[run.sh]
#!/bin/bash
# the make line also repeats each setting of config.mk as NAME=value (left out here)
make -C /OpenROAD-flow-scripts/flow DESIGN_CONFIG=/design/flow/config.mk WORK_HOME=/design/flow/orfs CLKGATE_MAP_FILE= finish
[design.v]
module ALU(A, B, op, zero, out);
	input signed[31:0] A, B;
	input[2:0] op;
	output zero;
	output[31:0] out;
	assign out = (op==3'b000) ? A + B:
			(op==3'b001) ? A - B:
			(op==3'b010) ? A & B:
			(op==3'b011) ? A | B:
			(op==3'b100) ? A ^ B:
			(op==3'b101) ? ((A < B)? 1 : 0) : 0;
	assign zero = ~|out;
endmodule
module adder32bit(A, B, out);
	input[31:0] A, B;
	output[31:0] out;
	assign out = A + B;
endmodule
module controller(op, func3, func7, regWrite, resultSrc, memWrite, jal, branch, jalr, ALUControl, ALUSrc, immSrc);
	input[6:0] op, func7;
	input[2:0] func3;
	output reg[2:0] ALUControl, immSrc;
	output reg[1:0] resultSrc;
	output reg memWrite, jal, branch, jalr, ALUSrc, regWrite;
	parameter[6:0] RTYPE = 7'b0110011, ITYPE = 7'b0010011, STYPE = 7'b0100011, JTYPE = 7'b1101111,
		 BTYPE = 7'b1100011, UTYPE = 7'b0110111, LWTYPE = 7'b0000011, JALRTYPE = 7'b1100111;
	parameter[9:0] ADD = 10'b0000000000, SUB = 10'b0100000000, AND = 10'b0000000111, OR = 10'b0000000110, SLT = 10'b0000000010;
	parameter[2:0] LW = 3'b010, ADDI = 3'b000, XORI = 3'b100, ORI = 3'b110, SLTI = 3'b010, JALR = 3'b000, 
			SW = 3'b010,
			BEQ = 3'b000, BNE = 3'b001, BLT = 3'b100, BGE = 3'b101; 
	always@(op, func3, func7)
	begin
		{regWrite, resultSrc, memWrite, jal, branch, jalr, ALUControl, ALUSrc, immSrc} = 14'b0;
		case(op)
			RTYPE:
			begin
				{regWrite, resultSrc, memWrite, jal, branch, jalr, ALUSrc} = 8'b1000_0000;
				case({func7, func3})
					ADD: ALUControl = 3'b000;
					SUB: ALUControl = 3'b001;
					AND: ALUControl = 3'b010;
					OR: ALUControl = 3'b011;
					SLT: ALUControl = 3'b101;
				endcase
			end
			ITYPE:
			begin
				{regWrite, resultSrc, memWrite, jal, branch, jalr, ALUSrc, immSrc} = 11'b1000_0001_000;
				case(func3)
					ADDI: ALUControl = 3'b000;
					XORI: ALUControl = 3'b100;
					ORI: ALUControl = 3'b011;
					SLTI: ALUControl = 3'b101;
				endcase
			end
			STYPE: {regWrite, memWrite, jal, branch, jalr, ALUControl, ALUSrc, immSrc} = 12'b0100_0000_1001;
			JTYPE: {regWrite, resultSrc, memWrite, jal, branch, jalr, immSrc} = 10'b1100_1000_10;
			BTYPE: 
			begin
				{regWrite, memWrite, jal, branch, jalr, ALUSrc, immSrc} = 9'b0001_0001_1;
				case(func3)
					BEQ:
					begin
						ALUControl <= 3'b001;
					end
					BNE:
					begin
						ALUControl <= 3'b001;
					end
					BLT:
					begin
						ALUControl <= 3'b101;
					end
					BGE:
					begin
						ALUControl <= 3'b101;
					end
				endcase
			end
			UTYPE: {regWrite, resultSrc, memWrite, jal, branch, jalr, immSrc} = 10'b1110_0001_00;
			LWTYPE: {regWrite, resultSrc, memWrite, jal, branch, jalr, ALUControl, ALUSrc, immSrc} = 14'b1010_0000_0010_00;
			JALRTYPE: {regWrite, resultSrc, memWrite, jal, branch, jalr, ALUControl, ALUSrc, immSrc} = 14'b1100_0010_0010_00;
		endcase
	end
endmodule
module decoder(jalr, jal, branch, zero, LSB, func3, PCSrc);
	input jalr, jal, branch, zero, LSB;
	input[2:0] func3;
	output reg[1:0] PCSrc;
	parameter[2:0] BEQ = 3'b000, BNE = 3'b001, BLT = 3'b100, BGE = 3'b101;
	always@(jalr, jal, branch, zero, LSB, func3)
	begin
		if(jal)
			PCSrc = 2'b01;
		else if(jalr)
			PCSrc = 2'b10;
		else if(branch)
		begin
			case(func3)
				BEQ: PCSrc = zero ? 2'b01 : 2'b00;
				BNE: PCSrc = zero ? 2'b00 : 2'b01;
				BLT: PCSrc = LSB ? 2'b01 : 2'b00;
				BGE: PCSrc = LSB ? 2'b00 : 2'b01;
				default: PCSrc = 2'b00;
			endcase
		end
		else
			PCSrc = 2'b00;
	end
endmodule
module FDReg(clk, en, clr, instRF, PCF, PCPlus4F, instRD, PCD, PCPlus4D);
	input clk, en, clr;
	input[31:0] instRF, PCF, PCPlus4F;
	output reg[31:0] instRD, PCD, PCPlus4D;
	always@(posedge clk)
	begin
		if(clr)
			{instRD, PCD, PCPlus4D} <= 96'b0;
		else if(~en) 
			{instRD, PCD, PCPlus4D} <= {instRF, PCF, PCPlus4F};
		else
			{instRD, PCD, PCPlus4D} <= {instRD, PCD, PCPlus4D};
	end
endmodule
module DEReg(clk, clr, regWriteD, resultSrcD, memWriteD, jalD, branchD, jalrD, ALUControlD, ALUSrcD,func3D ,RD1D, RD2D, PCD, RS1D, RS2D, RDD,
		immExtD, PCPlus4D, regWriteE, resultSrcE, memWriteE, jalE, branchE, jalrE, ALUControlE, ALUSrcE, func3E, RD1E, RD2E, PCE, RS1E,
		RS2E, RDE, immExtE, PCPlus4E);
	input clk, clr;
	input regWriteD;
	input[1:0] resultSrcD;
	input memWriteD, jalD, branchD, jalrD;
	input[2:0] ALUControlD;
	input ALUSrcD;
	input[2:0] func3D;
	input[31:0] RD1D, RD2D, PCD;
	input[4:0] RS1D, RS2D, RDD;
	input[31:0] immExtD, PCPlus4D;
	output reg regWriteE;
	output reg[1:0] resultSrcE;
	output reg memWriteE, jalE, branchE, jalrE;
	output reg[2:0] ALUControlE;
	output reg ALUSrcE;
	output reg[2:0] func3E;
	output reg[31:0] RD1E, RD2E, PCE;
	output reg[4:0] RS1E, RS2E, RDE;
	output reg[31:0] immExtE, PCPlus4E;
	always@(posedge clk)
	begin
		if(clr)
			{regWriteE, resultSrcE, memWriteE, jalE, branchE, jalrE, ALUControlE, ALUSrcE, func3E, RD1E, RD2E, PCE, RS1E, RS2E,
			RDE, immExtE, PCPlus4E} <= 0;
		else
			{regWriteE, resultSrcE, memWriteE, jalE, branchE, jalrE, ALUControlE, ALUSrcE, func3E, RD1E, RD2E, PCE, RS1E, RS2E, RDE,
			immExtE, PCPlus4E} <= {regWriteD, resultSrcD, memWriteD, jalD, branchD, jalrD, ALUControlD, ALUSrcD, func3D, RD1D, RD2D,
			PCD, RS1D, RS2D, RDD, immExtD, PCPlus4D};
	end
endmodule
module EMReg(clk, rst, regWriteE, resultSrcE, memWriteE, ALUResultE, writeDataE, RDE, immExtE, PCPlus4E, regWriteM, resultSrcM, memWriteM,
		ALUResultM, writeDataM, RDM, immExtM, PCPlus4M);
	input clk, rst;
	input regWriteE;
	input[1:0] resultSrcE;
	input memWriteE;
	input[31:0] ALUResultE, writeDataE;
	input[4:0] RDE;
	input[31:0] immExtE, PCPlus4E;
	output reg regWriteM;
	output reg[1:0] resultSrcM;
	output reg memWriteM;
	output reg[31:0] ALUResultM, writeDataM;
	output reg[4:0] RDM;
	output reg[31:0] immExtM, PCPlus4M;
	always@(posedge clk)
	begin
		if(rst)
			{regWriteM, resultSrcM, memWriteM} <= 0;
		else
		{regWriteM, resultSrcM, memWriteM, ALUResultM, writeDataM, RDM, immExtM, PCPlus4M} <= {regWriteE, resultSrcE, memWriteE,
		ALUResultE, writeDataE, RDE, immExtE, PCPlus4E};
	end
endmodule
module MWReg(clk, rst, regWriteM, resultSrcM, ALUResultM, readDataM, RDM, immExtM, PCPlus4M, regWriteW, resultSrcW, ALUResultW, readDataW, RDW,
		immExtW, PCPlus4W);
	input clk, rst;
	input regWriteM;
	input[1:0] resultSrcM;
	input[31:0] ALUResultM, readDataM;
	input[4:0] RDM;
	input[31:0] immExtM, PCPlus4M;
	output reg regWriteW;
	output reg[1:0] resultSrcW;
	output reg[31:0] ALUResultW, readDataW;
	output reg[4:0] RDW;
	output reg[31:0] immExtW, PCPlus4W;
	always@(posedge clk)
	begin
		if(rst)
			{regWriteW, resultSrcW} <= 0;
		else
		{regWriteW, resultSrcW, ALUResultW, readDataW, RDW, immExtW, PCPlus4W} <= {regWriteM, resultSrcM, ALUResultM, readDataM, RDM,
		immExtM, PCPlus4M};
	end
endmodule
module hazardUnit(RS1D, RS2D, RS1E, RS2E, RDE, PCSrcE, resultSrcE, RDM, regWriteM, RDW, regWriteW, resultSrcM, resultSrcW, stallF, stallD, flushD, flushE, forwardAE,
		forwardBE);
	input[4:0] RS1D, RS2D, RS1E, RS2E, RDE;
	input[1:0] PCSrcE, resultSrcE;
	input[4:0] RDM;
	input regWriteM;
	input[4:0] RDW;
	input regWriteW;
	input[1:0] resultSrcM, resultSrcW;
	output reg stallF, stallD, flushD, flushE;
	output reg[1:0] forwardAE, forwardBE;
	reg lwStall;
	always@(RS1D, RS2D, RS1E, RS2E, RDE, PCSrcE, resultSrcE, RDM, regWriteM, RDW, regWriteW, resultSrcM, resultSrcW)
	begin
		{stallF, stallD, flushD, flushE, forwardAE, forwardBE} = 0; 
		if(RS1E == RDM && resultSrcM==2'b11 && RS1E!=0)
			forwardAE = 2'b11;
		else if (((RS1E == RDM) && regWriteM) && RS1E!=0)
			forwardAE = 2'b10;
		else if ((RS1E == RDW && regWriteW && RS1E!=0) || (RS1E == RDW && resultSrcW==2'b11 && RS1E!=0))
			forwardAE = 2'b01;
		else
			forwardAE = 2'b00;
		if(RS2E == RDM && resultSrcM==2'b11 && RS2E!=0)
			forwardBE = 2'b11;
		else if (((RS2E == RDM) && regWriteM) && RS2E!=0)
			forwardBE = 2'b10;
		else if ((RS2E == RDW && regWriteW && RS2E!=0) || (RS2E == RDW && resultSrcW==2'b11 && RS2E!=0))
			forwardBE = 2'b01;
		else
			forwardBE = 2'b00;
		if(((RS1D == RDE) || (RS2D == RDE)) && (resultSrcE == 2'b01))
			lwStall = 1'b1;
		else
			lwStall = 1'b0;
		{stallF, stallD} = {lwStall, lwStall};
		if(PCSrcE != 2'b00)
			flushD = 1'b1;
		else
			flushD = 1'b0;
		if(PCSrcE != 2'b00 || lwStall == 1)
			flushE = 1'b1;
		else
			flushE = 1'b0;
	end
endmodule
module immExtend(in, immSrc, out);
	input[31:7] in;
	input[2:0] immSrc;
	output[31:0] out;
	assign out = (immSrc == 3'b000) ? {{20{in[31]}}, in[31:20]}:
		(immSrc == 3'b001) ? {{20{in[31]}}, in[31:25], in[11:7]}:
		(immSrc == 3'b010) ? {{12{in[31]}}, in[31], in[19:12], in[20], in[30:21], 1'b0}:
		(immSrc == 3'b011) ? {{19{in[31]}}, in[31], in[7], in[30:25], in[11:8], 1'b0}:
		(immSrc == 3'b100) ? {in[31:12], 12'b0}:
		32'b0;
endmodule
module mux2to1(i0, i1, sel, out);
	input[31:0] i0, i1;
	input sel;
	output[31:0] out;
	assign out = (sel==1'b0) ? i0:
			(sel==1'b1) ? i1 : 0;
endmodule
module mux3to1(i0, i1, i2, sel, out);
	input[31:0] i0, i1, i2;
	input[1:0] sel;
	output[31:0] out;
	assign out = (sel==2'b00) ? i0:
			(sel==2'b01) ? i1:
			(sel==2'b10) ? i2: 0;
endmodule
module mux4to1(i0, i1, i2, i3, sel, out);
	input[31:0] i0, i1, i2, i3;
	input[1:0] sel;
	output[31:0] out;
	assign out = (sel==2'b00) ? i0:
			(sel==2'b01) ? i1:
			(sel==2'b10) ? i2:
			(sel==2'b11) ? i3: 0;
endmodule
module reg32bit(in, clk, rst, en, out);
	input[31:0] in;
	input clk, rst, en;
	output reg[31:0] out;
	always@(posedge clk)
	begin
		if(rst)
			out <= 32'b0;
		else if(~en)
			out <= in;
		else
			out <= out;
	end
endmodule
module regFile(A1, A2, A3, WD, regWrite, clk, RD1, RD2);
	input[4:0] A1, A2, A3;
	input[31:0] WD;
	input regWrite, clk;
	output[31:0] RD1, RD2;
	reg[31:0] mem[0:31];
	assign RD1 = (A1 == 5'b0) ? 32'b0 : mem[A1];
	assign RD2 = (A2 == 5'b0) ? 32'b0 : mem[A2];
	always@(negedge clk) 
	begin
		if(regWrite && A3!=32'b0)
			mem[A3] <= WD;
		else
			mem[A3] <= mem[A3];
	end
endmodule
module dataPath(clk, rst, instRF, readDataM, PCFOut, ALUResultMOut, writeDataMOut, memWriteMOut, regWriteD, resultSrcD, memWriteD, jalD, branchD, jalrD, ALUControlD, ALUSrcD, immSrcD, stallF, stallD, flushD, 
		flushE, forwardAE, forwardBE, op, func3, func7, RS1DOut, RS2DOut, RS1EOut, RS2EOut, RDEOut, PCSrcEOut, resultSrcEOut,
		RDMOut, regWriteMOut, RDWOut, regWriteWOut, resultSrcMOut, resultSrcWOut);
	input clk, rst;
	input[31:0] instRF, readDataM;
	output[31:0] PCFOut, ALUResultMOut, writeDataMOut;
	output memWriteMOut;
	input regWriteD;
	input[1:0] resultSrcD;
	input memWriteD, jalD, branchD, jalrD;
	input[2:0] ALUControlD;
	input ALUSrcD;
	input[2:0] immSrcD;
	input stallF, stallD, flushD, flushE;
	input[1:0] forwardAE, forwardBE;
	output[6:0] op;
	output[2:0] func3;
	output[6:0] func7;
	output[4:0] RS1DOut, RS2DOut;
	output[4:0] RS1EOut, RS2EOut, RDEOut;
	output[1:0] PCSrcEOut, resultSrcEOut;
	output[4:0] RDMOut;
	output regWriteMOut;
	output[4:0] RDWOut;
	output regWriteWOut;
	output[1:0] resultSrcMOut, resultSrcWOut;
	wire[31:0] PCFNext, PCF, PCPlus4F;
	wire[31:0] instRD;
	wire[2:0] func3D; 
	wire[31:0] RD1D, RD2D, PCD;
	wire[4:0] RS1D, RS2D, RDD; 
	wire[31:0] immExtD, PCPlus4D;
	wire regWriteE;
	wire[1:0] resultSrcE;
	wire memWriteE, jalE, branchE, jalrE;
	wire[2:0] ALUControlE;
	wire ALUSrcE;
	wire[2:0] func3E;
	wire[31:0] RD1E, RD2E, PCE;
	wire[4:0] RS1E, RS2E, RDE;
	wire[31:0] immExtE, PCPlus4E;
	wire[31:0] srcAE, srcBE, writeDataE, ALUResultE, PCTargetE;
	wire zeroE;
	wire regWriteM;
	wire[1:0] resultSrcM;
	wire memWriteM;
	wire[31:0] ALUResultM, writeDataM;
	wire[4:0] RDM;
	wire[31:0] immExtM, PCPlus4M;
	wire regWriteW;
	wire[1:0] resultSrcW;
	wire[31:0] ALUResultW, readDataW;
	wire[4:0] RDW;
	wire[31:0] immExtW, PCPlus4W, resultW;
	wire[1:0] PCSrcE;
	mux3to1 PCMux(PCPlus4F, PCTargetE, ALUResultE, PCSrcE, PCFNext);
	reg32bit PCReg(PCFNext, clk, rst, stallF, PCF);
	adder32bit addWith4(PCF, 4, PCPlus4F);
	FDReg myFDReg(clk, stallD, flushD | rst, instRF, PCF, PCPlus4F, instRD, PCD, PCPlus4D);
	regFile myRegFile(instRD[19:15], instRD[24:20], RDW, resultW, regWriteW, clk, RD1D, RD2D);
	immExtend myImmExt(instRD[31:7], immSrcD, immExtD);
	DEReg myDEReg(clk, flushE | rst, regWriteD, resultSrcD, memWriteD, jalD, branchD, jalrD, ALUControlD, ALUSrcD, func3D, RD1D, RD2D, PCD, RS1D,
			RS2D, RDD, immExtD, PCPlus4D, regWriteE, resultSrcE, memWriteE, jalE, branchE, jalrE, ALUControlE, ALUSrcE, func3E,
			RD1E, RD2E, PCE, RS1E, RS2E, RDE, immExtE, PCPlus4E);
	mux4to1 forwardAMux(RD1E, resultW, ALUResultM, immExtM, forwardAE, srcAE);
	mux4to1 forwardBMux(RD2E, resultW, ALUResultM, immExtM,forwardBE, writeDataE);
	mux2to1 srcBEMux(writeDataE, immExtE, ALUSrcE, srcBE);
	adder32bit addWithImm(PCE, immExtE, PCTargetE);
	ALU myALU(srcAE, srcBE, ALUControlE, zeroE, ALUResultE);
	EMReg myEMReg(clk, rst, regWriteE, resultSrcE, memWriteE, ALUResultE, writeDataE, RDE, immExtE, PCPlus4E, regWriteM, resultSrcM, memWriteM,
		ALUResultM, writeDataM, RDM, immExtM, PCPlus4M);
	MWReg myMWReg(clk, rst, regWriteM, resultSrcM, ALUResultM, readDataM, RDM, immExtM, PCPlus4M, regWriteW, resultSrcW, ALUResultW, readDataW,
			RDW, immExtW, PCPlus4W);
	mux4to1 resultMux(ALUResultW, readDataW, PCPlus4W, immExtW, resultSrcW, resultW);
	decoder DCD(jalrE, jalE, branchE, zeroE, ALUResultE[0], func3E, PCSrcE);
	assign func3D = instRD[14:12];
	assign RS1D = instRD[19:15];
	assign RS2D = instRD[24:20];
	assign RDD = instRD[11:7];
	assign op = instRD[6:0];
	assign func3 = instRD[14:12];
	assign func7 = instRD[31:25];
	assign PCFOut = PCF;
	assign ALUResultMOut = ALUResultM;
	assign writeDataMOut = writeDataM;
	assign memWriteMOut = memWriteM;
	assign RS1DOut = RS1D;
	assign RS2DOut = RS2D;
	assign RS1EOut = RS1E;
	assign RS2EOut = RS2E;
	assign RDEOut = RDE;
	assign PCSrcEOut = PCSrcE;
	assign resultSrcEOut = resultSrcE;
	assign RDMOut = RDM;
	assign regWriteMOut = regWriteM;
	assign RDWOut = RDW;
	assign regWriteWOut = regWriteW;
	assign resultSrcMOut = resultSrcM;
	assign resultSrcWOut = resultSrcW;
endmodule
module CPU(clk, rst, imem_addr, imem_rdata, dmem_addr, dmem_wdata, dmem_we, dmem_rdata);
	input clk, rst;
	output[31:0] imem_addr;
	input[31:0] imem_rdata;
	output[31:0] dmem_addr, dmem_wdata;
	output dmem_we;
	input[31:0] dmem_rdata;
	wire[4:0] RS1D, RS2D, RS1E, RS2E, RDE;
	wire[1:0] PCSrcE, resultSrcE;
	wire[4:0] RDM;
	wire regWriteM;
	wire[4:0] RDW;
	wire regWriteW, stallF, stallD, flushD, flushE;
	wire[1:0] forwardAE, forwardBE;
	wire[1:0] resultSrcM, resultSrcW;
	wire[6:0] op;
	wire[2:0] func3;
	wire[6:0] func7;
	wire regWrite;
	wire[1:0] resultSrc;
	wire memWrite, jal, branch, jalr;
	wire[2:0] ALUControl;
	wire ALUSrc;
	wire[2:0] immSrc;
	hazardUnit HU(RS1D, RS2D, RS1E, RS2E, RDE, PCSrcE, resultSrcE, RDM, regWriteM, RDW, regWriteW, resultSrcM, resultSrcW, stallF,
			stallD, flushD, flushE, forwardAE, forwardBE);
	dataPath DP(clk, rst, imem_rdata, dmem_rdata, imem_addr, dmem_addr, dmem_wdata, dmem_we, regWrite, resultSrc, memWrite, jal, branch, jalr, ALUControl, ALUSrc, immSrc, stallF, stallD, flushD, 
		flushE, forwardAE, forwardBE, op, func3, func7, RS1D, RS2D, RS1E, RS2E, RDE, PCSrcE, resultSrcE,
		RDM, regWriteM, RDW, regWriteW, resultSrcM, resultSrcW);
	controller CU(op, func3, func7, regWrite, resultSrc, memWrite, jal, branch, jalr, ALUControl, ALUSrc, immSrc);
endmodule
[constraint.sdc]
create_clock -name core_clock -period 5.42 [get_ports {clk}]
set_input_delay 1.0840 -clock core_clock [delete_from_list [all_inputs] [get_ports {clk}]]
set_output_delay 1.0840 -clock core_clock [all_outputs]
set_load 0.01 [all_outputs]
[config.mk]
export PLATFORM = sky130hd
export DESIGN_NAME = CPU
export DESIGN_NICKNAME = CPU
export VERILOG_FILES = /design/flow/design.v
export SDC_FILE = /design/flow/constraint.sdc
export NUM_CORES = 4
export LEC_CHECK = 0
export CAP_MARGIN = 20
export CORE_MARGIN = 2
export CORE_UTILIZATION = 60
export SLEW_MARGIN = 20
==> run summary, run 1 <==
outcome: complete, but fails checks
Failed Checks: negative setup slack
syn_area_per_cell: 15.3 sq um
antenna violations before repair: 17
Starting Density: 0.605
Post-Route WL: 275,000 um
Registers, synthesis: 1,610
slew margin rel.: 0.195
register area share after synthesis: 0.594
CTS H-tree lvls: 4
cell family contributing the most delay on the critical path: buffers and inverters
starting DRC count in detailed routing: 9,759
Hold Path End: DP.myEMReg.PCPlus4M[20]$_DFFE_PN_
Min-Delay Startpoint: DP.myDEReg.PCPlus4E[20]$_SDFF_PP0_
Distinct cells, synth: 92
pin count of the biggest net entering global routing: 121
biggest area cells: edfxtp_1 51%, mux4_2 20%, dfxtp_1 8.4%, ha_1 2.1%, nand2_1 1.7%
vias: 57.6k
clk latency of the worst-skew pair: 840 ps
minimum clock period after layout: 7170 ps
# nets final: 7,065
antenna-violating nets left: 0
fmax: 0.140 GHz
critical path class: reg2reg
first-pass GRT wire length: 389,000 um
hold_buf cts: 0
Non-Filler Instances: 8,664
internal power: 0.0239 W
routed len/inst: 31.7 um
Placer Congestion: 1.04
number of clock sinks: 1,610
final setup vio count: 324
final critical-path share of the clock period: 1.32
worst-margin pin slew: 1210 ps
count of tool warnings: 1,106
total negative setup slack: -503,880 ps
Worst path depth: 37
Synth top area share: 0.509
Adder Area Share: 0.0219
CTS tree: built
unrepaired setup endpoints after global routing: yes
YS chip area: 76,000 sq um
PwrDens: 351 nW/um^2
die area: 130,000 sq um
die y size: 360 um
AO/OA Area Share: 0.0688
Worst Reg-to-Reg Cells: 37
top post-synthesis cells by count: 1,290 x edfxtp_1, 673 x mux4_2, 349 x nand2_1
Setup crit end kind: flip-flop
DRC errors left: 0
max_cap viols: 0
data arrival time of the critical path: 7850 ps
core area: 126,000 sq um
sw frac: 0.307
r2r startpoint: DP.myMWReg.RDW[4]$_DFFE_PN_
combinational gate power: 0.00458 W
Seq pwr share: 0.410
Total Routing Usage GR: 0.421
Cells after DPL: 7,236
CP max-delay cell: or4_4
DP Area: 86,000 sq um
and+or+nand+nor area frac: 0.0671
Syn Inst Count: 4,971
vias in the first global route: 58.7k
Syn-to-layout area delta: 28.9%
switching pwr: 0.0106 W
Final Max Tran Viols: 0
crit path launch: DP.myMWReg.RDW[4]$_DFFE_PN_
crit path DRT: 6110 ps
# rows: 130
yosys xor share: 0.0120
register clock-pin slew on the reported worst setup and hold paths: 60 ps
ys flop type: edfxtp_1
worst clock skew: 65.2 ps
cell count in the Yosys report: 4,971
flop2flop setup slack: -1750 ps
Clock Power Share: 0.457
highest-power group: the clock network
final hold viol count: 0
leakage power: 38.7 nW
I/O pins: 163
crit-path max FO: 7
mux cell area share after synthesis: 0.211
CP max stage delay: 510 ps
maximum VDD drop: 440 uV
Comb pwr share: 0.133
WP buf/inv: 15
grt ovf: 0
count of library flops with an enable pin: 1,290
fillers: 7,231
top-count cell post-synth: edfxtp_1
Detailed Routing Iterations Pass 1: 11
Via density: 6.65
cell at the root of the clock tree: clkbuf_16
Worst Setup Slack, final: -1750 ps
Hold WC Path Type: reg2reg
Synth async-reset ratio: 0
hpwl dp: 169,000 um
design area: 98,000 sq um
hold depth: 0
chip width: 360 um
Logic family by area: multiplexers
clock-net power: 0.0157 W
CP endpoint: DP.myDEReg.RD2E[20]$_SDFF_PP0_
Seq group: 0.0141 W
IO buf count: 162
dominant cell type by area after synthesis: edfxtp_1
CTS Buffer Depth: 3
Worst Setup Start Kind: flip-flop
synthesized cell area: 76,000 sq um
Crit Reg-Reg Endpoint: DP.myDEReg.RD2E[20]$_SDFF_PP0_
CTS buffer count: 167
cell mode on critical path: buf_6
Yosys warnings: 9
-- through the flow --
stage / setup slack [ps] / utilization / power, W / hold slack, ps
after floorplan: -1100 / - / 0.0173 / 386
after CTS: -1660 / 0.769 / 0.0341 / 402
after global routing: -1950 / 0.780 / 0.0355 / 410
after detailed placement: -2420 / 0.684 / 0.0195 / 389
final: -1750 / 0.780 / 0.0344 / 402
after global placement: -2580 / 0.684 / 0.0195 / 387
-- area by class of cell --
type	count	area [sq um]	share of cell area
Antenna cell	5	12.5	0.000128
Sequential cell	1610	45200	0.461
Clock inverter	1152	5280	0.0538
Inverter	152	581	0.00592
Timing Repair Buffer	1025	9350	0.0954
Clock buffer	182	4390	0.0448
Multi-Input combinational cell	2888	31200	0.318
Tap cell	1650	2060	0.0211
-- routing by layer --
layer	vias up	wire length (um)	GRT usage
met5	-	101	0
met4	16	14500	0.226
met3	786	35700	0.120
met1	28700	98400	0.565
met2	4613	126000	0.629
li1	23500	-	-
-- timing repair --
| action | CTS | global route |
|---|---|---|
| setup buffers | 41 | 40 |
| setup endpoints to repair | 335 | 334 |
| gates cloned | 4 | 12 |
| resized | 152 | 195 |
| pin swaps | 48 | 72 |
==> run 2: changes to the inputs <==
Settings changed: ABC_AREA from default to 1, CORE_UTILIZATION 60 to 40, HOLD_SLACK_MARGIN from default to 0.15, PLACE_DENSITY_LB_ADDON from default to 0.12, SLEW_MARGIN 20 to 25.
Clock period 5.42 ns to 10.0 ns, I/O delays scaled along.
==> run 2 against run 1 <==
Net effect: now clean on timing, DRC and antenna; total power down 47%; worst setup slack better by 3200 ps; clock skew up 37 ps; die size up 59%; core utilization down 30 points; combinational power down 54%; clock power down 45%; first-iteration DRC count down 7.4%; final cell count up 48%; critical path depth down 1; cell area down 2.4%.
==> run summary, run 2 <==
clk latency of the worst-skew pair: 880 ps
switching pwr: 0.00573 W
Comb pwr share: 0.115
internal power: 0.0127 W
# nets final: 10.2k
cell count in the Yosys report: 8,979
dominant cell type by area after synthesis: edfxtp_1
core area: 201,000 sq um
and+or+nand+nor area frac: 0.161
mux cell area share after synthesis: 0
max_cap viols: 0
die area: 206,000 sq um
AO/OA Area Share: 0.178
clock-net power: 0.00861 W
top post-synthesis cells by count: 1,515 x nand2_1, 1,318 x o21ai_0, 1,290 x edfxtp_1
highest-power group: the clock network
Synth async-reset ratio: 0
dpl ws: 1800 ps
slew margin rel.: 0.241
design area: 95,600 sq um
CTS buffer count: 185
Final Power: 0.0184 W
Via density: 5.67
leakage power: 39.3 nW
sw frac: 0.311
Worst Setup Slack, final: 1440 ps
starting DRC count in detailed routing: 9,034
Clock Power Share: 0.468
Yosys warnings: 9
top-count cell post-synth: nand2_1
ys flop type: edfxtp_1
CTS Buffer Depth: 3
hpwl dp: 212,000 um
Worst Reg-to-Reg Cells: 36
hold depth: 0
fmax: 0.117 GHz
CP max-delay cell: a2111oi_0
metal3 WL: 31,000 um
grt ovf: 0
data arrival time of the critical path: 9360 ps
DRC errors left: 0
cell at the root of the clock tree: clkbuf_16
CTS tree: built
synthesized cell area: 80,900 sq um
antenna-violating nets left: 0
number of clock sinks: 1,610
chip width: 454 um
top layer in use: met5
total negative setup slack: 0 ps
cell family contributing the most delay on the critical path: simple AND/OR/NAND/NOR gates
Post-Route WL: 328,000 um
first-pass GRT wire length: 467,000 um
crit path launch: DP.myEMReg.RDM[1]$_DFFE_PN_
Seq group: 0.00768 W
minimum clock period after layout: 8560 ps
Hold WC Path Type: reg2reg
Setup crit end kind: flip-flop
combinational gate power: 0.00211 W
Distinct cells, synth: 59
PwrDens: 192 nW/um^2
critical path class: reg2reg
register area share after synthesis: 0.558
outcome: timing/DRC/antenna clean
vias: 72.7k
maximum VDD drop: 192 uV
unrepaired setup endpoints after global routing: no
pin count of the biggest net entering global routing: 190
r2r startpoint: DP.myEMReg.RDM[1]$_DFFE_PN_
Worst Setup Start Kind: flip-flop
Synth top area share: 0.479
crit-path max FO: 70
Logic family by area: AND-OR/OR-AND gates
Starting Density: 0.401
IO buf count: 162
die y size: 454 um
WL met1: 137,000 um
Placer Congestion: 1.02
I/O pins: 163
worst-margin pin slew: 1140 ps
Hold Path End: DP.myEMReg.PCPlus4M[10]$_DFFE_PN_
CP endpoint: DP.myDEReg.RS1E[1]$_SDFF_PP0_
Crit Reg-Reg Endpoint: DP.myDEReg.RS1E[1]$_SDFF_PP0_
# rows: 165
crit path DRT: 10,800 ps
count of library flops with an enable pin: 1,290
register clock-pin slew on the reported worst setup and hold paths: 60 ps
Min-Delay Startpoint: DP.myDEReg.PCPlus4E[10]$_SDFF_PP0_
worst clock skew: 102 ps
routed len/inst: 25.6 um
Worst path depth: 36
final hold viol count: 0
count of tool warnings: 1,117
CTS H-tree lvls: 4
# Post-CTS Setup Buffers: 0
yosys xor share: 0.00715
routed length on met2: 145,000 um
Registers, synthesis: 1,610
# resized after CTS: 0
DP Area: 85,400 sq um
vias in the first global route: 68.9k
Detailed Routing Iterations Pass 1: 7
antenna violations before repair: 11
cell mode on critical path: nand2_1
Final Max Tran Viols: 0
hold_buf cts: 0
final critical-path share of the clock period: 0.856
Total Routing Usage GR: 0.312
WP buf/inv: 7
YS chip area: 80,900 sq um
flop2flop setup slack: 1440 ps
Seq pwr share: 0.417
Syn-to-layout area delta: 18.2%
Adder Area Share: 0.0205
final setup vio count: 0
biggest area cells: edfxtp_1 48%, o21ai_0 8.2%, dfxtp_1 7.9%, nand2_1 7.0%, a21oi_1 4.6%
CP max stage delay: 720 ps
syn_area_per_cell: 9.01 sq um
Syn Inst Count: 8,979
[run 2: layout make-up]
type,count,area [sq um]
fill,19600,106000
inverter,973,3680
timing repair buffer,336,3150
sequential,1610,45200
clock inverter,1155,5160
multi-input combinational,5849,30100
clock buffer,218,4990
antenna,5,12.5
tap,2672,3340
[run 2: routing by layer]
metal / vias to the layer above / track usage
met4: 4 / 0.149
met5: - / 0
li1: 33000 / -
met1: 35200 / 0.426
met3: 660 / 0.0685
met2: 3849 / 0.469
[run 2: per-stage QoR]
stage               std cells  hold WS, ps  utilization
floorplan                9010          386            -
global placement        11400          387        0.423
detailed placement      11400          389        0.424
CTS                     12800          402        0.474
global route            12800          404        0.475
finish                  12800          402        0.475
==> run 3: changes to the inputs <==
Settings changed: ABC_AREA 1 to default, CORE_UTILIZATION 40 to 56, HOLD_SLACK_MARGIN 0.15 to default, PLACE_DENSITY_LB_ADDON 0.12 to default, SLEW_MARGIN 25 to 20.
Clock period 10.0 ns to 5.7 ns, I/O delays scaled along.
==> run 3 against run 2 <==
Net effect: now fails the layout checks on negative setup slack; combinational power up 110%; cell area grew 3.4%; die size is 33% lower; sequential cell count did not move; core utilization rose by 26 points; largest cell class unchanged; largest power group unchanged.
==> run summary, run 3 <==
data arrival time of the critical path: 7860 ps
Worst Setup Slack, final: -1450 ps
vias in the first global route: 56.8k
CP max stage delay: 530 ps
r2r startpoint: DP.myMWReg.RDW[4]$_DFFE_PN_
flop2flop setup slack: -1450 ps
unrepaired setup endpoints after global routing: yes
pin count of the biggest net entering global routing: 130
Seq pwr share: 0.418
Final Max Tran Viols: 0
Crit Reg-Reg Endpoint: DP.myDEReg.PCPlus4E[10]$_SDFF_PP0_
Min-Delay Startpoint: DP.myDEReg.PCPlus4E[9]$_SDFF_PP0_
cell family contributing the most delay on the critical path: simple AND/OR/NAND/NOR gates
CP max-delay cell: or4_4
synthesized cell area: 76,000 sq um
sw frac: 0.295
critical path class: reg2reg
chip width: 372 um
hold depth: 0
grt ovf: 0
top-count cell post-synth: edfxtp_1
register area share after synthesis: 0.594
IO buf count: 162
YS chip area: 76,000 sq um
dpl ws: -2350 ps
minimum clock period after layout: 7150 ps
Adder Area Share: 0.0219
max_cap viols: 0
crit-path max FO: 7
CTS H-tree lvls: 4
final hold viol count: 0
combinational gate power: 0.00440 W
slew margin rel.: 0.259
AO/OA Area Share: 0.0688
maximum VDD drop: 358 uV
hpwl dp: 173,000 um
dominant cell type by area after synthesis: edfxtp_1
hold_buf cts: 0
CTS Buffer Depth: 3
Detailed Routing Iterations Pass 1: 13
CTS tree: built
PwrDens: 325 nW/um^2
Total Routing Usage GR: 0.394
Placer Congestion: 1.03
internal power: 0.0227 W
clk latency of the worst-skew pair: 830 ps
Clock Power Share: 0.446
final critical-path share of the clock period: 1.25
Via density: 6.39
and+or+nand+nor area frac: 0.0671
I/O pins: 163
Failed Checks: negative setup slack
starting DRC count in detailed routing: 7,734
first-pass GRT wire length: 384,000 um
leakage power: 38.9 nW
Yosys warnings: 9
core area: 135,000 sq um
count of library flops with an enable pin: 1,290
mux cell area share after synthesis: 0.211
number of clock sinks: 1,610
worst clock skew: 76.7 ps
ys flop type: edfxtp_1
WP buf/inv: 12
Setup crit end kind: flip-flop
CP endpoint: DP.myDEReg.PCPlus4E[10]$_SDFF_PP0_
highest-power group: the clock network
routed len/inst: 31.0 um
CTS buffer count: 168
Starting Density: 0.563
fmax: 0.140 GHz
Logic family by area: multiplexers
switching pwr: 0.00949 W
Hold WC Path Type: reg2reg
worst-margin pin slew: 1110 ps
Synth top area share: 0.509
cell at the root of the clock tree: clkbuf_16
Worst Reg-to-Reg Cells: 33
antenna violations before repair: 14
die area: 139,000 sq um
Registers, synthesis: 1,610
crit path launch: DP.myMWReg.RDW[4]$_DFFE_PN_
clock-net power: 0.0143 W
syn_area_per_cell: 15.3 sq um
total negative setup slack: -418,400 ps
# rows: 135
vias: 56.2k
final setup vio count: 314
yosys xor share: 0.0120
register clock-pin slew on the reported worst setup and hold paths: 60 ps
Seq group: 0.0134 W
DRC errors left: 0
Distinct cells, synth: 92
count of tool warnings: 1,105
biggest area cells: edfxtp_1 51%, mux4_2 20%, dfxtp_1 8.4%, ha_1 2.1%, nand2_1 1.7%
crit path DRT: 6410 ps
Syn-to-layout area delta: 30.1%
# nets final: 7,061
die y size: 372 um
antenna-violating nets left: 0
Worst Setup Start Kind: flip-flop
Syn Inst Count: 4,971
top post-synthesis cells by count: 1,290 x edfxtp_1, 673 x mux4_2, 349 x nand2_1
Comb pwr share: 0.137
Post-Route WL: 272,000 um
Synth async-reset ratio: 0
outcome: complete, but fails checks
Hold Path End: DP.myEMReg.PCPlus4M[9]$_DFFE_PN_
cell count in the Yosys report: 4,971
Worst path depth: 33
[run 3: cell type report]
| class | count | area [sq um] |
|---|---|---|
| diodes | 9 | 22.5 |
| clock buffers | 198 | 4510 |
| clock inverters | 1135 | 5050 |
| fillers | 8838 | 36200 |
| inverters | 152 | 589 |
| multi-input cells | 2887 | 31500 |
| flip-flops and latches | 1610 | 45200 |
| well taps | 1781 | 2230 |
| repair buffers | 1021 | 9810 |
[run 3: per-stage QoR]
stage | hold WS [ps] | power (W) | instance area [sq um] | utilization | std cells
3_5_place_dp | 389 | 0.0186 | 86000 | 0.636 | 7328
6_report | 404 | 0.0322 | 98900 | 0.732 | 8793
4_1_cts | 404 | 0.0321 | 98100 | 0.726 | 8785
5_1_grt | 406 | 0.0334 | 98900 | 0.732 | 8785
3_3_place_gp | 388 | 0.0186 | 86000 | 0.636 | 7328
2_1_floorplan | 386 | 0.0164 | 77000 | - | 5002
[run 3: routing by layer]
layer | vias up | share of wire | global-route usage | routed length, um
li1 | 23500 | - | - | -
met1 | 28200 | 0.38 | 0.544 | 104000
met2 | 3828 | 0.45 | 0.578 | 123000
met3 | 614 | 0.12 | 0.115 | 33200
met4 | 14 | 0.044 | 0.187 | 12000
met5 | - | 0.00042 | 0 | 113
[run 3: what timing repair did]
action                     4_1_cts  5_1_grt
gates cloned                    24        3
pin swaps                       57       64
gates resized                  290      238
hold endpoints to repair         0        0
setup buffers                  102       33
setup endpoints to repair      324      325
==> run 4: changes to the inputs <==
Settings changed: CAP_MARGIN 20 to 10, CELL_PAD_IN_SITES_GLOBAL_PLACEMENT from default to 3, CORE_UTILIZATION 56 to 23, GPL_ROUTABILITY_DRIVEN from default to 0, MIN_ROUTING_LAYER from default to met1, PLACE_DENSITY_LB_ADDON from default to 0.29, SETUP_SLACK_MARGIN from default to -0.39, SLEW_MARGIN 20 to 0, TNS_END_PERCENT from default to 70.
Clock period 5.7 ns to 16.1 ns, I/O delays scaled along.
==> run 4 against run 3 <==
Net effect: synthesized cell count did not move; now clean on timing, DRC and antenna; cell area fell by 5.3%; worst setup slack improved by 6700 ps; clock-buffer cell count rose by 46; clock power fell by 62%.
==> run summary, run 4 <==
outcome: timing/DRC/antenna clean
Registers, synthesis: 1,610
highest-power group: the clock network
antenna-violating nets left: 0
CP max stage delay: 790 ps
Cells after DPL: 9,319
met2 GRT Util: 0.296
number of clock sinks: 1,610
Seq group: 0.00480 W
grt ovf: 0
# rows: 211
unrepaired setup endpoints after global routing: no
total negative setup slack: 0 ps
mux cell area share after synthesis: 0.211
Starting Density: 0.231
crit path launch: DP.myEMReg.RDM[0]$_DFFE_PN_
r2r startpoint: DP.myEMReg.RDM[0]$_DFFE_PN_
worst-margin pin slew: 1250 ps
# nets final: 6,367
DRC errors left: 0
antenna violations before repair: 23
cell count in the Yosys report: 4,971
synthesized cell area: 76,000 sq um
CP endpoint: DP.myDEReg.regWriteE$_SDFF_PP0_
final hold viol count: 0
Hold Path End: DP.myEMReg.PCPlus4M[18]$_DFFE_PN_
leakage power: 34.8 nW
CTS buffer count: 192
cell family contributing the most delay on the critical path: simple AND/OR/NAND/NOR gates
Seq pwr share: 0.422
top post-synthesis cells by count: 1,290 x edfxtp_1, 673 x mux4_2, 349 x nand2_1
minimum clock period after layout: 10,810 ps
cell at the root of the clock tree: clkbuf_16
I/O pins: 163
Yosys warnings: 9
Via density: 4.78
Final Max Tran Viols: 0
register clock-pin slew on the reported worst setup and hold paths: 60 ps
YS chip area: 76,000 sq um
Crit Reg-Reg Endpoint: DP.myDEReg.regWriteE$_SDFF_PP0_
hold_ws: 403 ps
count of tool warnings: 1,091
die area: 335,000 sq um
# Post-CTS Setup Buffers: 0
die y size: 579 um
syn_area_per_cell: 15.3 sq um
slew margin rel.: 0.156
Worst Reg-to-Reg Cells: 28
PwrDens: 122 nW/um^2
hold depth: 0
register area share after synthesis: 0.594
switching pwr: 0.00332 W
WP buf/inv: 4
routed len/inst: 28.4 um
clk latency of the worst-skew pair: 920 ps
core area: 330,000 sq um
vias: 51.1k
dominant cell type by area after synthesis: edfxtp_1
count of library flops with an enable pin: 1,290
clock-net power: 0.00547 W
Synth async-reset ratio: 0
Distinct cells, synth: 92
internal power: 0.00808 W
fmax: 0.0925 GHz
Synth top area share: 0.509
Worst Setup Start Kind: flip-flop
top-count cell post-synth: edfxtp_1
crit path DRT: 16,780 ps
IO buf count: 162
crit-path max FO: 64
final setup vio count: 0
Syn-to-layout area delta: 23.1%
chip width: 579 um
flop2flop setup slack: 5290 ps
Non-Filler Instances: 10.7k
CP max-delay cell: nand3_1
Comb pwr share: 0.099
cell mode on critical path: buf_4
Post-Route WL: 304,000 um
max_cap viols: 0
hold_buf cts: 0
combinational gate power: 0.00113 W
CTS tree: built
met3 Use GR: 0.0305
Syn Inst Count: 4,971
grt met1 use: 0.231
Adder Area Share: 0.0219
# resized after CTS: 0
Hold WC Path Type: reg2reg
worst clock skew: 115 ps
ys flop type: edfxtp_1
data arrival time of the critical path: 11,490 ps
maximum VDD drop: 89.6 uV
yosys xor share: 0.0120
critical path class: reg2reg
CTS Buffer Depth: 4
first-pass GRT wire length: 419,000 um
Setup crit end kind: flip-flop
CTS H-tree lvls: 4
layer with the highest usage: met2
Logic family by area: multiplexers
hpwl dp: 201,000 um
AO/OA Area Share: 0.0688
Worst Setup Slack, final: 5290 ps
sw frac: 0.291
pin count of the biggest net entering global routing: 93
and+or+nand+nor area frac: 0.0671
Clock Power Share: 0.479
vias in the first global route: 54.2k
dpl ws: 5220 ps
Min-Delay Startpoint: DP.myDEReg.PCPlus4E[18]$_SDFF_PP0_
biggest area cells: edfxtp_1 51%, mux4_2 20%, dfxtp_1 8.4%, ha_1 2.1%, nand2_1 1.7%
final critical-path share of the clock period: 0.672
Total Routing Usage GR: 0.178
starting DRC count in detailed routing: 4,209
Detailed Routing Iterations Pass 1: 6
Worst path depth: 28
-- run 4: final cells by class --
type                       count  area, sq um
antenna                        7         17.5
clock buffer                 244         5320
clock inverter              1130         4950
fill                       33600       236000
inverter                     152          578
multi-input combinational   2887        29400
sequential                  1610        45200
tap                         4366         5460
timing repair buffer         303         2740
-- run 4: metrics by stage --
step / cell area, sq um / total power (W) / util
finish: 93600 / 0.0114 / 0.284
detailed placement: 83400 / 0.00639 / 0.253
CTS: 93600 / 0.0116 / 0.284
floorplan: 76200 / 0.00580 / -
global route: 93600 / 0.0120 / 0.284
global placement: 83300 / 0.00639 / 0.253
-- run 4: routing by layer --
layer	wire, um	vias up
met4	10000	4
li1	-	22100
met1	131000	27100
met2	148000	1571
met3	14600	367
met5	34	-
==> run 5: changes to the inputs <==
Settings changed: ABC_AREA from default to 1, CAP_MARGIN 10 to 20, CELL_PAD_IN_SITES_GLOBAL_PLACEMENT 3 to default, CORE_UTILIZATION 23 to 72, CTS_CLUSTER_SIZE from default to 74, GPL_ROUTABILITY_DRIVEN 0 to default, MIN_ROUTING_LAYER met1 to default, PLACE_DENSITY from default to 0.36, PLACE_DENSITY_LB_ADDON 0.29 to default, SETUP_SLACK_MARGIN -0.39 to default, SLEW_MARGIN 0 to 20, TNS_END_PERCENT 70 to default.
Clock period 16.1 ns to 6.8 ns, I/O delays scaled along.
==> run 5 against run 4 <==
Net effect: the run now fails in 5_1_grt; synthesized cell count up 81%; area after synthesis increased by 6.4%; die size is 66% lower.
==> run summary, run 5 <==
outcome: did not finish
Stop stage: 5_1_grt
and+or+nand+nor area frac: 0.161
cell at the root of the clock tree: clkbuf_16
top post-synthesis cells by count: 1,515 x nand2_1, 1,318 x o21ai_0, 1,290 x edfxtp_1
Starting Density: 0.729
dominant cell type by area after synthesis: edfxtp_1
Registers, synthesis: 1,610
Logic family by area: AND-OR/OR-AND gates
register area share after synthesis: 0.558
Synth top area share: 0.479
AO/OA Area Share: 0.178
Synth async-reset ratio: 0
top-count cell post-synth: nand2_1
dpl ws: -12.2 ps
Distinct cells, synth: 59
number of clock sinks: 1,610
biggest area cells: edfxtp_1 48%, o21ai_0 8.2%, dfxtp_1 7.9%, nand2_1 7.0%, a21oi_1 4.6%
synthesized cell area: 80,900 sq um
count of library flops with an enable pin: 1,290
Yosys warnings: 9
Placer Congestion: 1.14
chip width: 339 um
# Post-CTS Setup Buffers: 0
die y size: 339 um
I/O pins: 163
Adder Area Share: 0.0205
hold_buf cts: 0
IO buf count: 162
# rows: 122
die area: 115,000 sq um
yosys xor share: 0.00715
CTS H-tree lvls: 4
CTS Buffer Depth: 3
CTS buffer count: 163
syn_area_per_cell: 9.01 sq um
YS chip area: 80,900 sq um
hpwl dp: 199,000 um
Cells after DPL: 10.4k
cell count in the Yosys report: 8,979
core area: 111,000 sq um
ys flop type: edfxtp_1
Syn Inst Count: 8,979
mux cell area share after synthesis: 0
==> run 5: through the flow <==
stage / total power, W / instance area [sq um]
after floorplan: 0.0139 / 81000
after global placement: 0.0153 / 85100
after detailed placement: 0.0154 / 85100
after CTS: 0.0271 / 94300
==> run 5: what timing repair did <==
action                                  in CTS
resized                                     19
cloned                                       0
endpoints found under the setup margin     188
==> run 6: changes to the inputs <==
Settings changed: CTS_CLUSTER_SIZE 74 to default, PLACE_DENSITY 0.36 to 0.78, SETUP_SLACK_MARGIN from default to 1.6.
Clock period 6.8 ns to 5.51 ns, I/O delays scaled along.
==> run 6 against run 5 <==
Net effect: the flow again stops in 5_1_grt; area after synthesis stayed put; synthesized cell count stayed put; die size unchanged.
==> run summary, run 6 <==
cell at the root of the clock tree: clkbuf_16
cell count in the Yosys report: 8,979
ys flop type: edfxtp_1
Logic family by area: AND-OR/OR-AND gates
I/O pins: 163
hpwl dp: 211,000 um
Total Routing Usage GR: 0.963
biggest area cells: edfxtp_1 48%, o21ai_0 8.2%, dfxtp_1 7.9%, nand2_1 7.0%, a21oi_1 4.6%
outcome: did not finish
YS chip area: 80,900 sq um
yosys xor share: 0.00715
Starting Density: 0.729
IO buf count: 162
Synth async-reset ratio: 0
Syn Inst Count: 8,979
chip width: 339 um
die area: 115,000 sq um
error msg: [ERROR GRT-0116] Global routing finished with congestion. Check the congestion regions in the DRC Viewer.
top post-synthesis cells by count: 1,515 x nand2_1, 1,318 x o21ai_0, 1,290 x edfxtp_1
count of library flops with an enable pin: 1,290
core area: 111,000 sq um
Distinct cells, synth: 59
dpl ws: -861 ps
hold_buf cts: 0
register area share after synthesis: 0.558
AO/OA Area Share: 0.178
synthesized cell area: 80,900 sq um
grt ovf: 3,219
die y size: 339 um
Registers, synthesis: 1,610
CTS H-tree lvls: 4
mux cell area share after synthesis: 0
dominant cell type by area after synthesis: edfxtp_1
Stop stage: 5_1_grt
number of clock sinks: 1,610
Synth top area share: 0.479
top-count cell post-synth: nand2_1
syn_area_per_cell: 9.01 sq um
# rows: 122
and+or+nand+nor area frac: 0.161
Adder Area Share: 0.0205
CTS buffer count: 164
Placer Congestion: 1.08
CTS Buffer Depth: 3
Yosys warnings: 9
==> run 6: layer usage <==
metal,overflow,track usage
met3,306,0.903
met1,283,0.938
met2,1712,1.05
met4,881,0.981
met5,37,0.776
==> run 6: timing repair <==
item,CTS
setup buffers,252
resized,478
gates cloned,7
endpoints found under the hold margin,0
endpoints found under the setup margin,2361
pin swaps,112
==> run 6: per-stage QoR <==
| stage | setup TNS (ps) | instances | cell area, sq um | hold WS [ps] | utilization |
|---|---|---|---|---|---|
| floorplan | 0 | 9010 | 81500 | 386 | - |
| global placement | -176100 | 10800 | 88800 | 388 | 0.800 |
| detailed placement | -220030 | 10800 | 88800 | 389 | 0.800 |
| CTS | -143560 | 12400 | 102000 | 397 | 0.920 |
==> run 7: changes to the inputs <==
Settings changed: CORE_UTILIZATION 72 to 40, PLACE_DENSITY 0.78 to default, PLACE_DENSITY_LB_ADDON from default to 0.12, SETUP_SLACK_MARGIN 1.6 to default.
Clock period 5.51 ns to 10.0 ns, I/O delays scaled along.
==> run 7 against run 6 <==
Net effect: now clean on timing, DRC and antenna; die size grew 79%; synthesized cell count unchanged; area after synthesis is the same.
==> run summary, run 7 <==
outcome: timing/DRC/antenna clean
Worst Setup Start Kind: flip-flop
chip width: 454 um
Hold WC Path Type: reg2reg
yosys xor share: 0.00715
Seq pwr share: 0.421
Crit Reg-Reg Endpoint: DP.myDEReg.PCPlus4E[29]$_SDFF_PP0_
Yosys warnings: 9
dpl ws: 1790 ps
vias in the first global route: 68.9k
clock-net power: 0.00848 W
Starting Density: 0.401
I/O pins: 163
grt ovf: 0
max_cap viols: 0
design area: 95,400 sq um
routed len/inst: 25.6 um
clk latency of the worst-skew pair: 860 ps
antenna violations before repair: 11
vias: 72.0k
Worst Setup Slack, final: 1360 ps
number of clock sinks: 1,610
Syn Inst Count: 8,979
and+or+nand+nor area frac: 0.161
cell family contributing the most delay on the critical path: simple AND/OR/NAND/NOR gates
Worst path depth: 36
Logic family by area: AND-OR/OR-AND gates
die area: 206,000 sq um
starting DRC count in detailed routing: 9,131
biggest area cells: edfxtp_1 48%, o21ai_0 8.2%, dfxtp_1 7.9%, nand2_1 7.0%, a21oi_1 4.6%
CTS buffer count: 183
Synth top area share: 0.479
final setup vio count: 0
syn_area_per_cell: 9.01 sq um
Syn-to-layout area delta: 18.0%
count of library flops with an enable pin: 1,290
Final Max Tran Viols: 0
cell at the root of the clock tree: clkbuf_16
fillers: 19.6k
Seq group: 0.00768 W
Finished Core Util: 0.474
CTS tree: built
minimum clock period after layout: 8640 ps
WP buf/inv: 7
Post-Route WL: 327,000 um
count of tool warnings: 1,119
CP endpoint: DP.myDEReg.PCPlus4E[29]$_SDFF_PP0_
antenna-violating nets left: 0
Adder Area Share: 0.0205
maximum VDD drop: 175 uV
final critical-path share of the clock period: 0.864
# resized after CTS: 0
worst clock skew: 80.5 ps
slew margin rel.: 0.128
top-count cell post-synth: nand2_1
die y size: 454 um
FF+latch area: 45,200 sq um
register clock-pin slew on the reported worst setup and hold paths: 60 ps
AO/OA Area Share: 0.178
top post-synthesis cells by count: 1,515 x nand2_1, 1,318 x o21ai_0, 1,290 x edfxtp_1
mux cell area share after synthesis: 0
hpwl dp: 212,000 um
# nets final: 10.2k
Hold Path End: DP.myEMReg.PCPlus4M[9]$_DFFE_PN_
fmax: 0.116 GHz
Comb pwr share: 0.115
register area share after synthesis: 0.558
internal power: 0.0126 W
DP Area: 85,400 sq um
unrepaired setup endpoints after global routing: no
Synth async-reset ratio: 0
# Post-CTS Setup Buffers: 0
flop2flop setup slack: 1360 ps
Registers, synthesis: 1,610
combinational gate power: 0.00210 W
Gate Area: 30,100 sq um
synthesized cell area: 80,900 sq um
dominant cell type by area after synthesis: edfxtp_1
DRC errors left: 0
core area: 201,000 sq um
# rows: 165
Distinct cells, synth: 59
final hold viol count: 0
Detailed Routing Iterations Pass 1: 7
hold_buf cts: 0
YS chip area: 80,900 sq um
pin count of the biggest net entering global routing: 190
critical path class: reg2reg
Setup crit end kind: flip-flop
crit path launch: DP.myEMReg.RDM[1]$_DFFE_PN_
cell mode on critical path: nand2_1
Total Routing Usage GR: 0.311
CTS H-tree lvls: 4
CP max stage delay: 720 ps
crit-path max FO: 70
cell count in the Yosys report: 8,979
Via density: 5.63
leakage power: 39.2 nW
data arrival time of the critical path: 9430 ps
Min-Delay Startpoint: DP.myDEReg.PCPlus4E[9]$_SDFF_PP0_
highest-power group: the clock network
CP max-delay cell: a2111oi_0
total negative setup slack: 0 ps
Worst Reg-to-Reg Cells: 36
CTS Buffer Depth: 3
sw frac: 0.312
crit path DRT: 10,790 ps
IO buf count: 162
Clock Power Share: 0.464
ys flop type: edfxtp_1
switching pwr: 0.00570 W
Placer Congestion: 1.02
hold depth: 0
first-pass GRT wire length: 466,000 um
r2r startpoint: DP.myEMReg.RDM[1]$_DFFE_PN_
worst-margin pin slew: 1290 ps
PwrDens: 191 nW/um^2
[run 7: cell type report]
type / instances / share of cell area
Sequential cell: 1610 / 0.473
Clock buffer: 222 / 0.0526
Tap cell: 2672 / 0.0350
Clock inverter: 1144 / 0.0523
Multi-Input combinational cell: 5849 / 0.316
Antenna cell: 5 / 0.000131
Timing Repair Buffer: 332 / 0.0324
Inverter: 973 / 0.0386
[run 7: routing by layer]
layer / global-route usage / wire length (um)
met1: 0.421 / 137000
met2: 0.463 / 144000
met3: 0.0721 / 29900
met4: 0.163 / 16300
met5: 0 / 80
[run 7: metrics by stage]
step	total power [W]	std cells	hold slack, ps
floorplan	0.00948	9010	386
global placement	0.0104	11400	387
detailed placement	0.0104	11400	389
CTS	0.0184	12800	393
global route	0.0192	12800	397
finish	0.0183	12800	394
==> run 8: changes to the inputs <==
Settings changed: ABC_AREA 1 to default, CAP_MARGIN 20 to 10, CORE_UTILIZATION 40 to 70, CTS_CLUSTER_SIZE from default to 36, PLACE_DENSITY_LB_ADDON 0.12 to default, SETUP_SLACK_MARGIN from default to -0.45.
Clock period 10.0 ns to 6.49 ns, I/O delays scaled along.
==> run 8 against run 7 <==
Net effect: the flow now stops in 5_1_grt; synthesized cell count down 45%; die size is 46% lower; area after synthesis fell by 6.0%.
==> run summary, run 8 <==
I/O pins: 163
Registers, synthesis: 1,610
cell count in the Yosys report: 4,971
die y size: 334 um
outcome: did not finish
Synth top area share: 0.509
Starting Density: 0.708
Logic family by area: multiplexers
IO buf count: 162
biggest area cells: edfxtp_1 51%, mux4_2 20%, dfxtp_1 8.4%, ha_1 2.1%, nand2_1 1.7%
Distinct cells, synth: 92
hpwl dp: 166,000 um
and+or+nand+nor area frac: 0.0671
die area: 111,000 sq um
mux cell area share after synthesis: 0.211
grt ovf: 184
core area: 107,000 sq um
Adder Area Share: 0.0219
synthesized cell area: 76,000 sq um
error msg: [ERROR GRT-0116] Global routing finished with congestion. Check the congestion regions in the DRC Viewer.
ys flop type: edfxtp_1
YS chip area: 76,000 sq um
dominant cell type by area after synthesis: edfxtp_1
AO/OA Area Share: 0.0688
Yosys warnings: 9
top-count cell post-synth: edfxtp_1
DP Area: 83,900 sq um
CTS buffer count: 162
Total Routing Usage GR: 0.629
number of clock sinks: 1,610
Placer Congestion: 1.04
CTS H-tree lvls: 4
register area share after synthesis: 0.594
chip width: 334 um
yosys xor share: 0.0120
Syn Inst Count: 4,971
syn_area_per_cell: 15.3 sq um
CTS Buffer Depth: 3
hold_buf cts: 0
# rows: 120
Stop stage: 5_1_grt
top post-synthesis cells by count: 1,290 x edfxtp_1, 673 x mux4_2, 349 x nand2_1
cell at the root of the clock tree: clkbuf_16
Synth async-reset ratio: 0
count of library flops with an enable pin: 1,290
## run 8: layer usage
| metal | track usage | GRT overflow |
|---|---|---|
| met1 | 0.695 | 1 |
| met2 | 0.840 | 93 |
| met3 | 0.392 | 0 |
| met4 | 0.526 | 90 |
| met5 | 0.130 | 0 |
## run 8: metrics by stage
stage	cells	power [W]	setup slack, ps
after floorplan	5002	0.0144	-427
after global placement	6831	0.0160	-832
after detailed placement	6831	0.0161	-1020
after CTS	8182	0.0288	-721
## run 8: timing repair
action	CTS
pin swaps	39
cloned	5
endpoints found under the setup margin	313
gates resized	133
setup buffers	36
==> run 9: changes to the inputs <==
Settings changed: CAP_MARGIN 10 to 20, CELL_PAD_IN_SITES_DETAIL_PLACEMENT from default to 0, CELL_PAD_IN_SITES_GLOBAL_PLACEMENT from default to 2, CORE_UTILIZATION 70 to 43, CTS_CLUSTER_SIZE 36 to 25, GPL_ROUTABILITY_DRIVEN from default to 0, PLACE_DENSITY from default to 0.5, SETUP_SLACK_MARGIN -0.45 to 0.65, SLEW_MARGIN 20 to 35.
Clock period 6.49 ns to 7.93 ns, I/O delays scaled along.
==> run 9 against run 8 <==
Net effect: the run now finishes clean; synthesized cell count is the same; area after synthesis stayed put; die size is 62% higher.
==> run summary, run 9 <==
CTS buffer count: 185
crit-path max FO: 7
met3 Use GR: 0.0760
maximum VDD drop: 257 uV
Final Max Tran Viols: 0
Comb pwr share: 0.116
Clock Power Share: 0.470
Starting Density: 0.432
Setup crit end kind: flip-flop
Logic family by area: multiplexers
Seq pwr share: 0.415
and+or+nand+nor area frac: 0.0671
fmax: 0.136 GHz
cell family contributing the most delay on the critical path: simple AND/OR/NAND/NOR gates
IO buf count: 162
YS chip area: 76,000 sq um
Via density: 5.90
CTS Buffer Depth: 3
final critical-path share of the clock period: 0.930
critical path class: reg2reg
Syn-to-layout area delta: 26.3%
biggest area cells: edfxtp_1 51%, mux4_2 20%, dfxtp_1 8.4%, ha_1 2.1%, nand2_1 1.7%
yosys xor share: 0.0120
# rows: 154
leakage power: 36.9 nW
layer with the highest usage: met2
pin count of the biggest net entering global routing: 159
Worst path depth: 36
sw frac: 0.295
ys flop type: edfxtp_1
Synth async-reset ratio: 0
antenna violations before repair: 25
first-pass GRT wire length: 390,000 um
register clock-pin slew on the reported worst setup and hold paths: 60 ps
Hold Path End: DP.myEMReg.PCPlus4M[10]$_DFFE_PN_
r2r startpoint: DP.myMWReg.RDW[4]$_DFFE_PN_
cell count in the Yosys report: 4,971
data arrival time of the critical path: 8110 ps
Synth top area share: 0.509
CP max stage delay: 500 ps
top-count cell post-synth: edfxtp_1
Syn Inst Count: 4,971
cell mode on critical path: buf_4
met2 GRT Util: 0.471
hold depth: 0
Post-Route WL: 284,000 um
hold_ws: 385 ps
final hold viol count: 0
Worst Setup Start Kind: flip-flop
fillers: 14.9k
grt met1 use: 0.431
Detailed Routing Iterations Pass 1: 10
Total Routing Usage GR: 0.310
count of library flops with an enable pin: 1,290
Crit Reg-Reg Endpoint: DP.myDEReg.PCE[10]$_SDFF_PP0_
vias: 52.9k
register area share after synthesis: 0.594
DP Area: 82,800 sq um
Worst Reg-to-Reg Cells: 36
syn_area_per_cell: 15.3 sq um
CP max-delay cell: a21oi_1
combinational gate power: 0.00271 W
I/O pins: 163
core area: 176,000 sq um
AO/OA Area Share: 0.0688
die y size: 425 um
cell at the root of the clock tree: clkbuf_16
flop2flop setup slack: 560 ps
CTS H-tree lvls: 4
count of tool warnings: 1,109
minimum clock period after layout: 7370 ps
number of clock sinks: 1,610
slew margin rel.: 0.229
antenna-violating nets left: 0
routed len/inst: 31.7 um
grt ovf: 0
synthesized cell area: 76,000 sq um
clk latency of the worst-skew pair: 860 ps
highest-power group: the clock network
PwrDens: 244 nW/um^2
Non-Filler Instances: 8,964
top post-synthesis cells by count: 1,290 x edfxtp_1, 673 x mux4_2, 349 x nand2_1
dpl ws: -358 ps
chip width: 425 um
Registers, synthesis: 1,610
max_cap viols: 0
Yosys warnings: 9
worst clock skew: 98.5 ps
WP buf/inv: 13
internal power: 0.0165 W
CTS tree: built
worst-margin pin slew: 1140 ps
Adder Area Share: 0.0219
Cells after DPL: 7,498
design area: 96,000 sq um
die area: 180,000 sq um
unrepaired setup endpoints after global routing: yes
vias in the first global route: 54.5k
Seq group: 0.00971 W
Worst Setup Slack, final: 556 ps
outcome: timing/DRC/antenna clean
CP endpoint: DP.myDEReg.PCE[10]$_SDFF_PP0_
# nets final: 6,662
Distinct cells, synth: 92
clock-net power: 0.0110 W
final setup vio count: 0
Hold WC Path Type: reg2reg
starting DRC count in detailed routing: 5,893
hpwl dp: 184,000 um
DRC errors left: 0
crit path launch: DP.myMWReg.RDW[4]$_DFFE_PN_
switching pwr: 0.00691 W
crit path DRT: 8660 ps
dominant cell type by area after synthesis: edfxtp_1
Min-Delay Startpoint: DP.myDEReg.PCPlus4E[10]$_SDFF_PP0_
mux cell area share after synthesis: 0.211
run 9: per-stage QoR:
step	setup TNS (ps)	utilization	power, W
6_report	0	0.546	0.0234
5_1_grt	0	0.546	0.0245
4_1_cts	0	0.534	0.0235
3_5_place_dp	-43810	0.471	0.0131
3_3_place_gp	-90090	0.471	0.0131
2_1_floorplan	0	-	0.0118
run 9: final cells by class:
cell class / count / area (sq um) / area share
antenna: 5 / 12.5 / 0.000130
tap: 2340 / 2930 / 0.0305
sequential: 1610 / 45200 / 0.470
multi-input combinational: 2892 / 30900 / 0.322
inverter: 152 / 578 / 0.00602
timing repair buffer: 600 / 6130 / 0.0638
clock buffer: 215 / 4940 / 0.0514
clock inverter: 1150 / 5360 / 0.0558
run 9: repair_timing:
item,4_1_cts,5_1_grt
endpoints found under the setup margin,313,313
gates cloned,6,19
gates resized,96,327
setup buffers,31,37
pin swaps,23,118
hold buffers,0,0
run 9: metal layers:
layer	routed length [um]	share of wire
met5	239	0.00084
met2	131000	0.46
met3	23400	0.082
met4	9180	0.032
met1	120000	0.42
Power figures rest on the tool's default switching activity, not on a simulated workload.
